== job 101 ==
## fmad_fp32
module fmad_fp32
  (
   input         clk,
   input         reset,
   input         req,
   input [31:0]  x,
   input [31:0]  y,
   input [31:0]  z,
   output [31:0] rslt,
   output [4:0]  flag
   );
==> flow/config.mk <==
export PLATFORM = sky130hd
export DESIGN_NAME = fmad_fp32
export DESIGN_NICKNAME = fmad_fp32
export VERILOG_FILES = /design/flow/design.v
export SDC_FILE = /design/flow/constraint.sdc
export NUM_CORES = 4
export LEC_CHECK = 0
export CAP_MARGIN = 10
export CELL_PAD_IN_SITES_DETAIL_PLACEMENT = 1
export CORE_ASPECT_RATIO = 1.72
export CORE_MARGIN = 8
export CORE_UTILIZATION = 40
export CTS_CLUSTER_SIZE = 45
export GPL_ROUTABILITY_DRIVEN = 1
export GPL_TIMING_DRIVEN = 0
export MIN_ROUTING_LAYER = met1
export SETUP_SLACK_MARGIN = -0.65
export SLEW_MARGIN = 20
==> flow/constraint.sdc <==
create_clock -name core_clock -period 14.7 [get_ports {clk}]
set_input_delay 2.9400 -clock core_clock [delete_from_list [all_inputs] [get_ports {clk}]]
set_output_delay 2.9400 -clock core_clock [all_outputs]
set_load 0.01 [all_outputs]
run.sh (not shown) runs the stock make flow with config.mk's settings and CLKGATE_MAP_FILE=.
Job 101 finished all stages; however, its layout fails the closing checks, the failures being negative setup slack.
What job 102 does differently from job 101 at the input level:
Settings: a change of CORE_MARGIN from 8 to 2; a change of CORE_UTILIZATION from 40 to 51; a deleted GPL_TIMING_DRIVEN that had been 0; a change of CAP_MARGIN from 10 to 20; a deleted CTS_CLUSTER_SIZE that had been 45; a deleted CELL_PAD_IN_SITES_DETAIL_PLACEMENT that had been 1; a deleted MIN_ROUTING_LAYER that had been met1; a deleted CORE_ASPECT_RATIO that had been 1.72; a deleted SETUP_SLACK_MARGIN that had been -0.65; a deleted GPL_ROUTABILITY_DRIVEN that had been 1; a change of the clock period (ns, I/O delays scaled along) from 14.7 to 16.8.
==> results <==
Job 102: no failed stages, no open violations at the end
Job 101 → job 102: stage delay of the slowest cell on the critical path went down, wire length of the first global-routing pass went down.
Setup changes, job 102 to job 103
Settings: TNS_END_PERCENT now 40, previously not set; CTS_CLUSTER_SIZE now 100, previously not set; PLACE_DENSITY now 0.36, previously not set; CORE_UTILIZATION now 72, was 51; CAP_MARGIN now 0, was 20; CTS_CLUSTER_DIAMETER now 301, previously not set; the clock period (ns, I/O delays scaled along) now 9.7, was 16.8.
==> results <==
- Job 103 | ERROR | 5_1_grt
- Changes observed in job 103 relative to job 102: cell area reported after detailed placement grew by 10000 um^2, instance count of the mapped netlist now sits at about the same level, sequential-to-total area share from yosys stat has remained practically unchanged, setup slack at placement shows a reduction of 6030 ps.
- [job 103] core area fell about 30% relative to job 102
- Compared with job 102, job 103 degrades detailed-placement wirelength estimate.
- Taking job 103 over job 102, the final weighted congestion in routability-driven placement ratio works out to 1.16.
- Higher number of instances in the placed design was reported by job 103, not job 102.
- Going from job 102 to job 103, die width shrank by more than 10%.
- Side by side, number of placement rows turned out lower in job 103 than in job 102.
- Comparing die size for job 102 and job 103, the bigger number came from job 102.
> inputs changed (job 103 -> job 104)
Settings: a deleted CTS_CLUSTER_DIAMETER that had been 301; a change of CAP_MARGIN from 0 to 20; a deleted PLACE_DENSITY that had been 0.36; a change of CORE_UTILIZATION from 72 to 40; a deleted CTS_CLUSTER_SIZE that had been 100; a deleted TNS_END_PERCENT that had been 40; a change of the clock period (ns, I/O delays scaled along) from 9.7 to 17.5.
Results
Any difference in tally of buffers added on design ports between job 104 and job 103 is small enough to ignore. Looking at effective utilization at floorplan, job 104 sits 33 points lower than job 103 does. Compare job 104 and job 103 | cell area after placement lower: job 104. Delta(number of placed instances, taps included, job 104 - job 103) < 0. From job 103 to job 104 the numbers moved as follows: number of gates given a new drive strength after cts lower; site row count rose 34; pre-CTS setup slack grew by 6360 ps; chip width +34%. Job 104: done, clean on timing, DRC and antenna. Job 104 vs job 103 on number of buffers added for setup after CTS: job 104 is the lower one. Die span in y (job 104 vs. job 103) increases by more than a quarter.

## wip/amber
fmad_fp32 again, from the RTL that the note above started with.
==> flow/design.v (excerpt) <==
module fmad_fp32
  (
   input         clk,
   input         reset,
   input         req,
   input [31:0]  x,
   input [31:0]  y,
   input [31:0]  z,
   output [31:0] rslt,
   output [4:0]  flag
   );
clock: 12.0 ns
lec_check: 0
abc_area: 1
cap_margin: 0
core_aspect_ratio: 0.63
core_margin: 2
core_utilization: 70
cts_cluster_diameter: 261
cts_cluster_size: 32
max_routing_layer: met4
place_density_lb_addon: 0.19
slew_margin: 30
wip/amber: aborted in 5_1_grt (tool error)
--- input diff wip/amber..wip/harbor ---
Settings: CORE_UTILIZATION now 59, was 70; SETUP_SLACK_MARGIN now 3.14, previously not set; CTS_CLUSTER_SIZE no longer set, was 32.
Total instance count after detailed placement up about 3.3% in wip/harbor wrt wip/amber
Lower final weighted congestion in routability-driven placement among wip/amber and wip/harbor: wip/harbor
Re number of unique standard cell types used by synthesis: no difference whatsoever between wip/harbor and wip/amber.
Although it ran to completion, wip/harbor produced a layout that fails the final checks because of setup timing.
| final HPWL from detailed placement | wip/harbor vs wip/amber | worse |
Summary: total core area, wip/harbor worse than wip/amber
wip/harbor -> wip/amber: synthesized chip area reported by yosys delta 0, exact match
wip/harbor against wip/amber: cell area after technology mapping shows no meaningful change, number of placement rows shows an increase of about 9%, width of the die shows an increase of about 9%.
Die area was higher in wip/harbor than in wip/amber.

old:
Starting RTL as in the previous note.
==> flow/design.v (excerpt) <==
module fmad_fp32
  (
   input         clk,
   input         reset,
   input         req,
   input [31:0]  x,
   input [31:0]  y,
   input [31:0]  z,
   output [31:0] rslt,
   output [4:0]  flag
   );
Settings: LEC_CHECK=0, CAP_MARGIN=10, CELL_PAD_IN_SITES_DETAIL_PLACEMENT=1, CORE_ASPECT_RATIO=1.72, CORE_MARGIN=8, CORE_UTILIZATION=40, GPL_ROUTABILITY_DRIVEN=1, MIN_ROUTING_LAYER=met1, SETUP_SLACK_MARGIN=-0.65, SLEW_MARGIN=20; clock period 14.7 ns.
Final checks on old, whose flow otherwise completed, came back failing, citing setup timing.
[inputs] new vs old
- CAP_MARGIN now 20, was 10
- CTS_CLUSTER_SIZE now 10, previously not set
- ABC_AREA now 1, previously not set
- GPL_ROUTABILITY_DRIVEN no longer set, was 1
- CELL_PAD_IN_SITES_DETAIL_PLACEMENT no longer set, was 1
- CORE_ASPECT_RATIO now 1.34, was 1.72
- CORE_MARGIN now 2, was 8
- SETUP_SLACK_MARGIN now 0.59, was -0.65
- MIN_ROUTING_LAYER no longer set, was met1
- CORE_UTILIZATION now 72, was 40
- the clock period (ns, I/O delays scaled along) now 2.09, was 14.7
[summary]
new: it failed with a tool error in 3_5_place_dp, so there are no final results. Compared with old, synthesized instance count in new increased by more than 10%. Synthesis area per yosys sits lower in new than in old. Of new and old, new shows the lower average footprint of a synthesized cell, with old above it.
